## UT_TOP
module UT_TOP (
    clk, 
    rst_n, 
    in_valid, 
    in_time,
    out_valid, 
    out_display, 
    out_day
);
input        clk, rst_n, in_valid;
input [30:0] in_time;
output reg       out_valid;
output reg [3:0] out_display;
output reg [2:0] out_day;
reg  [3:0]  current_state, next_state;
parameter IDLE       = 4'd0  ;
parameter INPUT      = 4'd1  ;
parameter CAL_16YEAR = 4'd2  ;
parameter CAL_4YEAR  = 4'd3  ;
parameter CAL_YEAR   = 4'd4  ;
parameter CAL_MONTH  = 4'd5  ;
parameter CAL_DAY    = 4'd6  ;
parameter CAL_4HOUR  = 4'd7  ;
parameter CAL_HOUR   = 4'd8  ;
parameter CAL_15MIN  = 4'd9  ;
parameter CAL_MIN    = 4'd10 ;
parameter CAL_SEC    = 4'd11 ;
parameter OUT        = 4'd12 ;
parameter time_16years      = 31'd504921600;   
parameter time_4years       = 31'd126230400;   
parameter time_common_years = 31'd31536000;    
parameter time_leap_years   = 31'd31622400;    
parameter time_odd_month    = 31'd2678400;     
parameter time_even_month   = 31'd2592000;     
parameter time_leap_month   = 31'd2505600;     
parameter time_com_month    = 31'd2419200;     
parameter time_day          = 31'd86400;       
parameter time_4hour        = 31'd14400;       
parameter time_hour         = 31'd3600;        
parameter time_15minute     = 31'd900;         
parameter time_minute       = 31'd60;          
reg [3:0] counter;
reg [30:0] in_time_reg;
reg leap;
reg [10:0] year;
reg [3:0]  month;
reg [4:0]  day;
reg [4:0]  hour;
reg [5:0]  minute;
reg [5:0]  second;
wire [10:0] temp_year;
wire [3:0]  temp_month;
wire [2:0]  week;
reg  [10:0] Binary_code;
wire [15:0] BCD_code;
assign temp_year =  (month < 3)? year-1 : year;
assign temp_month = (month < 3)? month + 12 : month;
assign week = (day + 2*temp_month + 3*(temp_month + 1)/5 + temp_year + temp_year/4 - temp_year/100 + temp_year/400 + 1) % 7;
B2BCD_IP #(11, 4) I_B2BCD_IP ( .Binary_code(Binary_code), .BCD_code(BCD_code) );
always @(*)begin
    case (counter)
  ...
Settings: LEC_CHECK=0, ABC_AREA=1, CAP_MARGIN=20, CORE_MARGIN=2, CORE_UTILIZATION=72, CTS_CLUSTER_DIAMETER=129, CTS_CLUSTER_SIZE=29, MIN_ROUTING_LAYER=met1, PLACE_DENSITY_LB_ADDON=0.05, SETUP_SLACK_MARGIN=-0.73, SLEW_MARGIN=20; clock period 8.99 ns.
run.sh (not shown) runs the stock make flow with config.mk's settings and CLKGATE_MAP_FILE=.
The first run never finished: it broke off in 5_1_grt, error GRT-0116.
Edit:
ABC_AREA = unset   (was 1)
CORE_UTILIZATION = 71   (was 72)
CTS_CLUSTER_DIAMETER = unset   (was 129)
CTS_CLUSTER_SIZE = 74   (was 29)
PLACE_DENSITY_LB_ADDON = 0.0   (was 0.05)
clock period = 13.3 ns   (was 8.99 ns; I/O delays follow)
This time the run produced a layout that fails on setup timing.
Die area grows by 4.7%.
Synthesized area came out higher by 3.4%.
Synthesized cell count shrinks by 9.4%.
Edit:
CTS_CLUSTER_SIZE = 76   (was 74)
PLACE_DENSITY_LB_ADDON = 0.05   (was 0.0)
The changed run finished but failed the layout checks on setup timing. Utilization went up by 0.84 points. Area after synthesis does not change. Final cell count increases by 0.45%.
Edit:
CORE_UTILIZATION = 41   (was 71)
CTS_CLUSTER_SIZE = unset   (was 76)
MIN_ROUTING_LAYER = unset   (was met1)
PLACE_DENSITY_LB_ADDON = unset   (was 0.05)
SETUP_SLACK_MARGIN = unset   (was -0.73)
clock period = 14.8 ns   (was 13.3 ns; I/O delays follow)
This time the run went through all stages and came out clean.
Clock skew is about the same.
Core utilization goes down by 41 points.
Via count goes down by 14%.
Edit:
CORE_UTILIZATION = 60   (was 41)
MIN_ROUTING_LAYER = met1   (was unset)
PLACE_DENSITY_LB_ADDON = 0.05   (was unset)
SETUP_SLACK_MARGIN = -0.73   (was unset)
clock period = 13.3 ns   (was 14.8 ns; I/O delays follow)
- This time the run completed and failed the layout checks on setup timing
- die area is lower by a quarter to a third
- routed wire length grows slightly
- via count came out higher by a few percent
- global-route usage is higher by 12 points
- worst setup slack loses 1.4 ns
- synthesized cell count is unchanged
- final area grows by a few percent
- area after synthesis does not change

========
Starting RTL as in the previous note.
clock: 12.1 ns
lec_check: 0
cap_margin: 20
core_margin: 7
core_utilization: 64
cts_cluster_diameter: 67
min_routing_layer: met1
place_density_lb_addon: 0.05
setup_slack_margin: -0.73
slew_margin: 20
The first run finished with negative setup slack left.
Rerun with:
CORE_UTILIZATION = 17   (was 64)
CTS_CLUSTER_DIAMETER = not set   (was 67)
PLACE_DENSITY = 0.86   (was not set)
PLACE_DENSITY_LB_ADDON = not set   (was 0.05)
The new run produced a layout that fails on negative setup slack.
Die size goes up to 3.5 times its value.
Final cell count came out higher by 33%.
Wire length drops by 1.2%.
Final area grows by 7.2%.
Fmax fell by 1.9%.
Setup slack is worse by 280 ps.
Critical path depth climbs by 5.
Via count went down by 2.7%.
First-iteration DRC count drops by 20%.
Rerun with:
CORE_MARGIN = 2   (was 7)
CORE_UTILIZATION = 68   (was 17)
MIN_ROUTING_LAYER = not set   (was met1)
PLACE_DENSITY = not set   (was 0.86)
SETUP_SLACK_MARGIN = not set   (was -0.73)
TNS_END_PERCENT = 5   (was not set)
clock period = 14.4 ns   (was 12.1 ns; I/O delays follow)
Result: The changed run finished with negative setup slack left. Clock skew decreases by 3.3 ps. Hold slack got worse by 37 ps. Maximum frequency decreases by about 2.3%.
Rerun with:
CORE_UTILIZATION = 72   (was 68)
CTS_CLUSTER_SIZE = 61   (was not set)
PLACE_DENSITY_LB_ADDON = 0.0   (was not set)
TNS_END_PERCENT = not set   (was 5)
clock period = 7.54 ns   (was 14.4 ns; I/O delays follow)
After rerunning: The changed run never finished: it broke off in 5_1_grt on GRT-0116; die size is lower by a few percent; area after synthesis is unchanged; synthesized cell count stays the same.
